== oak ==
==> flow/design.v (excerpt) <==
module Calculator_top(
    input wire [3:0] a, 
    input wire [3:0] b,
    input wire clk, 
    input wire rst, 
    input wire enter, 
    input wire back,
    input wire up, 
    input wire down,
    output wire [3:0] an, 
    output wire [7:0] seg,
    output reg bin_ind
);
Size in the first run: roughly 1700 cells after synthesis, roughly 250 flip-flops.
==> flow/config.mk <==
export PLATFORM = sky130hd
export DESIGN_NAME = Calculator_top
export DESIGN_NICKNAME = Calculator_top
export VERILOG_FILES = /design/flow/design.v
export SDC_FILE = /design/flow/constraint.sdc
export NUM_CORES = 4
export LEC_CHECK = 0
export ABC_AREA = 1
export CAP_MARGIN = 5
export CORE_MARGIN = 2
export CORE_UTILIZATION = 72
export CTS_CLUSTER_SIZE = 24
export GPL_ROUTABILITY_DRIVEN = 1
export MIN_ROUTING_LAYER = met1
export SLEW_MARGIN = 20
==> flow/constraint.sdc <==
create_clock -name core_clock -period 8.13 [get_ports {clk}]
set_input_delay 1.6260 -clock core_clock [delete_from_list [all_inputs] [get_ports {clk}]]
set_output_delay 1.6260 -clock core_clock [all_outputs]
set_load 0.01 [all_outputs]
run.sh (not shown) runs the stock make flow with config.mk's settings and CLKGATE_MAP_FILE=.
What the final checks of oak revealed, after a flow that finished every stage, was a layout that fails on setup timing.
Here is what was changed in the inputs of pine compared with oak.
- GPL_ROUTABILITY_DRIVEN: 1 -> unset
- CORE_UTILIZATION: 72 -> 66
- CTS_CLUSTER_SIZE: 24 -> unset
- ABC_AREA: 1 -> unset
- MIN_ROUTING_LAYER: met1 -> unset
- CAP_MARGIN: 5 -> 20
- the clock period (ns, I/O delays scaled along): 8.13 -> 6.41
==> comparison <==
Status for oak and pine: no clean run. Compared with oak, number of library cell types mapped by synthesis in pine increased by more than a quarter. Diff oak -> pine: final-layout setup total negative slack lost 7220 ps, setup slack lost 1310 ps, power density relative to cell area lost 64 nW/um^2.
Relative to pine, the following input files were edited for birch:
- CTS_CLUSTER_SIZE newly set to 39
- SETUP_SLACK_MARGIN newly set to -0.62
- CORE_UTILIZATION changed from 66 to 70
- the clock period (ns, I/O delays scaled along) changed from 6.41 to 11.7
Findings:
Compared with pine, birch shows a lower aggregate routed wire length. From pine to birch the numbers moved as follows: vertical die dimension fell by 2.8%, post-layout period usage of the worst path fell by 42 points, non-clock buffer share of cell area fell by 4.5 points. birch vs. pine: sequential share of layout area went up by 2.7 points. Between birch and pine, initial cell density of the core is lower for pine, birch comes in above that. Diff pine -> birch | multi-input gate area in the final layout | decrease of 3.9%. Looking only at maximum fanout along the worst path, and setting everything else aside, the lower value of birch and pine goes to pine. Re required time reported for the critical path endpoint: birch is 5300 ps up on pine. birch: done, clean on timing, DRC and antenna. The power consumption in birch was lower than what pine gave.
Relative to birch, the following input files were edited for maple:
- setting CTS_CLUSTER_DIAMETER to 101 for the first time
- removing SETUP_SLACK_MARGIN (formerly -0.62)
- removing CTS_CLUSTER_SIZE (formerly 39)
- changing the clock period (ns, I/O delays scaled along) from 11.7 to 9.85
### Flow results
maple finished all stages; however, its layout fails the closing checks, the failures being setup timing. Compared maple vs birch, and overall fraction of global-route tracks in use is up in maple. Compared with birch, in maple first-pass GRT wire length has increased; insertion delay of the later-clocked pin in the worst-skew pair has remained practically unchanged; power after layout picked up an extra 30%. On antenna cell count, birch tracks maple almost exactly. Compare birch and maple | wire length per cell higher: maple. On portion of total power attributed to the clock network, the lower figure sits with maple, not birch. In the tables for birch and maple, share of total power in combinational logic reads lower with birch. maple vs birch — final area climbed by a few percent.

* * *

Calculator_top again, from the RTL that the note above started with.
export LEC_CHECK = 0
export ABC_AREA = 1
export CAP_MARGIN = 10
export CELL_PAD_IN_SITES_DETAIL_PLACEMENT = 2
export CORE_MARGIN = 2
export CORE_UTILIZATION = 65
export GPL_ROUTABILITY_DRIVEN = 0
export GPL_TIMING_DRIVEN = 0
export HOLD_SLACK_MARGIN = 0.01
export MIN_ROUTING_LAYER = met2
export SLEW_MARGIN = 20
create_clock -name core_clock -period 16.1 [get_ports {clk}]
The baseline died in detailed placement (DPL-0033).
==> next run, changes <==
- ABC_AREA: 1 -> default
- CELL_PAD_IN_SITES_DETAIL_PLACEMENT: 2 -> default
- CORE_UTILIZATION: 65 -> 40
- HOLD_SLACK_MARGIN: 0.01 -> default
- MIN_ROUTING_LAYER: met2 -> default
- clock period: 16.1 -> 12.0 ns (I/O delays scaled with it)
Result:
- The new run passed the timing, design-rule and antenna checks
- die area increases by 64%
- synthesized cell count decreases by 12%
- synthesized area increases by 2.0%
==> next run, changes <==
- CAP_MARGIN: 10 -> 20
- CORE_UTILIZATION: 40 -> 58
- GPL_ROUTABILITY_DRIVEN: 0 -> default
- GPL_TIMING_DRIVEN: 0 -> default
- SETUP_SLACK_MARGIN: default -> -0.62
- clock period: 12.0 -> 10.9 ns (I/O delays scaled with it)
Outcome: Clock-buffer cell count goes down by 5. Worst setup slack got worse by 0.49 ns. Total power goes up by roughly a tenth. Via count goes up slightly.
==> next run, changes <==
- ABC_AREA: default -> 1
- CORE_UTILIZATION: 58 -> 72
- CTS_CLUSTER_SIZE: default -> 23
- SETUP_SLACK_MARGIN: -0.62 -> default
- clock period: 10.9 -> 7.93 ns (I/O delays scaled with it)
This time the run finished but fails on setup timing.
Die size fell by about a fifth.
Worst setup slack degrades by 2.5 ns.
Sequential cell count is unchanged.
Via count climbs by a quarter to a third.
Combinational power increases to 8.4 times its value.
Power goes up by well over a third.
Design area rises by a few percent.

* * *

xenon:
Starting RTL as in the previous note.
==> flow/config.mk <==
export PLATFORM = sky130hd
export DESIGN_NAME = Calculator_top
export DESIGN_NICKNAME = Calculator_top
export VERILOG_FILES = /design/flow/design.v
export SDC_FILE = /design/flow/constraint.sdc
export NUM_CORES = 4
export LEC_CHECK = 0
export CAP_MARGIN = 20
export CELL_PAD_IN_SITES_DETAIL_PLACEMENT = 1
export CELL_PAD_IN_SITES_GLOBAL_PLACEMENT = 0
export CORE_MARGIN = 2
export CORE_UTILIZATION = 42
export GPL_TIMING_DRIVEN = 1
export MIN_ROUTING_LAYER = met2
export PLACE_DENSITY = 0.72
export SLEW_MARGIN = 40
==> flow/constraint.sdc <==
create_clock -name core_clock -period 14.4 [get_ports {clk}]
set_input_delay 2.8800 -clock core_clock [delete_from_list [all_inputs] [get_ports {clk}]]
set_output_delay 2.8800 -clock core_clock [all_outputs]
set_load 0.01 [all_outputs]
--- input diff xenon..indigo ---
Settings: swapping 40 for 20 in SLEW_MARGIN; clearing MIN_ROUTING_LAYER, which used to be met2; clearing CELL_PAD_IN_SITES_GLOBAL_PLACEMENT, which used to be 0; clearing CELL_PAD_IN_SITES_DETAIL_PLACEMENT, which used to be 1; clearing PLACE_DENSITY, which used to be 0.72; putting ABC_AREA at 1 where nothing was set; swapping 42 for 72 in CORE_UTILIZATION; clearing GPL_TIMING_DRIVEN, which used to be 1; putting CTS_CLUSTER_DIAMETER at 101 where nothing was set; swapping 14.4 for 8.13 in the clock period (ns, I/O delays scaled along).
In the flow results for indigo and xenon, the sequential fraction of total cell area is smaller on indigo.
Total global-route track usage essentially unchanged between xenon and indigo.
xenon -> indigo: clock network power increased by more than half
The flow completed for indigo, but it is not clean: the layout still shows setup timing.
Depth of the critical timing path with buffers and inverters included for indigo is higher than for xenon.
Summary of the comparison: non-clock buffer count is higher in indigo, relative to xenon.
The core of indigo is more densely filled than that of xenon.
When the final numbers for indigo and xenon were put side by side, the setup slack of the critical path after layout turned out to be smaller in indigo.
Measured against each other, indigo and xenon differ in signed area change from the synthesized netlist to the final layout, the higher figure coming from indigo.
Inputs modified between indigo and sierra:
Settings: putting SETUP_SLACK_MARGIN at 2.96 where nothing was set; clearing CTS_CLUSTER_DIAMETER, which used to be 101; clearing ABC_AREA, which used to be 1; swapping 72 for 40 in CORE_UTILIZATION; swapping 8.13 for 11.5 in the clock period (ns, I/O delays scaled along).
### Flow results
Per the final summary, sierra finished and its layout is clean on timing, DRC and antenna. sierra vs. indigo: post-DP HPWL went down; chip footprint went up; area fraction in full adders, half adders and majority gates went down; finished layout cell area went down.
diff inputs: sierra => yarrow
Settings: clearing SETUP_SLACK_MARGIN, which used to be 2.96; putting ABC_AREA at 1 where nothing was set; swapping 40 for 68 in CORE_UTILIZATION; swapping 11.5 for 10.7 in the clock period (ns, I/O delays scaled along).
### Flow results
Compared with sierra, in yarrow number of placement rows moved down; maximum vdd drop moved up; detailed-routed wire length on met3 moved down. Compared to sierra, yarrow shows a narrower setup margin. Run comparison: sierra cell with the biggest individual delay on the critical path or3_4; yarrow cell with the biggest individual delay on the critical path clkdlybuf4s50_1. Taking sierra over yarrow, the number of tapcells ratio works out to 1.7. Taking sierra as the reference, in yarrow global-route wire length before repair decreased by 3400 um relative to the old numbers; via density per instance increased by about 4% relative to the old numbers; fraction of power consumed by sequential logic decreased by 6.2 points relative to the old numbers; worst setup timing slack at the placement stage decreased by 210 ps relative to the old numbers. yarrow: fraction of the yosys area taken by sequential cells 0.81 points above sierra. Cell area after technology mapping: yarrow vs sierra down 260 sq um.
Input-level comparison between raven and yarrow:
Settings: a change of CORE_UTILIZATION from 68 to 40; a deleted ABC_AREA that had been 1; a change of the clock period (ns, I/O delays scaled along) from 10.7 to 12.0.
## What came out
Static leakage (raven / yarrow): 0.940. raven — final period utilization 0.66 points higher, yarrow as reference. Diff yarrow -> raven: critical path depth in cells saw a decrease, standard-cell row count picked up an extra about 34%.

* * *

Starting RTL as in the previous note.
export LEC_CHECK = 0
export ABC_AREA = 1
export CAP_MARGIN = 10
export CELL_PAD_IN_SITES_DETAIL_PLACEMENT = 2
export CORE_MARGIN = 2
export CORE_UTILIZATION = 65
export CTS_CLUSTER_DIAMETER = 59
export GPL_ROUTABILITY_DRIVEN = 0
export GPL_TIMING_DRIVEN = 0
export MIN_ROUTING_LAYER = met2
export SLEW_MARGIN = 20
create_clock -name core_clock -period 8.09 [get_ports {clk}]
The first run never finished: it broke off in detailed placement (3_5_place_dp) with DPL-0033.
Change:
- CAP_MARGIN: 10 -> 20
- CELL_PAD_IN_SITES_DETAIL_PLACEMENT: 2 -> unset
- CTS_CLUSTER_DIAMETER: 59 -> 400
- GPL_ROUTABILITY_DRIVEN: 0 -> unset
- GPL_TIMING_DRIVEN: 0 -> unset
- MIN_ROUTING_LAYER: met2 -> unset
- clock period: 8.09 -> 6.41 ns (I/O delays scaled with it)
Result: This time the run ran to the end with violations: setup timing. Synthesized cell count does not change. Synthesized area stays the same. Die area does not change.
Change:
- ABC_AREA: 1 -> unset
- CORE_UTILIZATION: 65 -> 40
- CTS_CLUSTER_DIAMETER: 400 -> unset
- clock period: 6.41 -> 11.5 ns (I/O delays scaled with it)
Result: The new run finished clean. Power drops by about 70%. Worst setup slack improves by 2.7 ns. Final area drops by about 4.7%. Sequential share of layout area climbs by 1.7 points. Die area climbs by about 60%. Worst hold slack degrades by 0.0072 ns. Synthesized cell count drops by about 12%. Flip-flop count does not change. Area after synthesis climbs by 2.0%.
Change:
- CORE_UTILIZATION: 40 -> 68
- CTS_CLUSTER_SIZE: unset -> 50
- SETUP_SLACK_MARGIN: unset -> -0.62
- clock period: 11.5 -> 11.7 ns (I/O delays scaled with it)
Result: The changed run finished with timing, DRC and antenna clean; cell area decreases by a few percent; worst hold slack barely changes; final cell count decreases by roughly a tenth; clock-buffer cell count does not change; die area went down by well over a third; non-clock buffer count came out lower by 12.
Change:
- CORE_UTILIZATION: 68 -> 58
- CTS_CLUSTER_SIZE: 50 -> unset
- HOLD_SLACK_MARGIN: unset -> -0.1
- TNS_END_PERCENT: unset -> 5
- clock period: 11.7 -> 8.72 ns (I/O delays scaled with it)
Result:
- The new run finished but failed the layout checks on setup timing
- power went up by well over a third
- design area went up by a few percent
- via count hardly moves
- routed wire length went up by a few percent
- setup slack loses 0.73 ns
- clock skew went down by 0.0030 ns
- utilization went down by 7.8 points
Change:
- CTS_CLUSTER_SIZE: unset -> 72
- SETUP_SLACK_MARGIN: -0.62 -> 1.15
- clock period: 8.72 -> 6.54 ns (I/O delays scaled with it)
After rerunning: The new run finished but fails on setup timing. Power rose by 31%. Worst hold slack stays flat. Final area rose by 1.4%. Critical path depth does not change. Setup slack got worse by 1.5 ns.
Power is estimated from default activity; no workload was simulated.
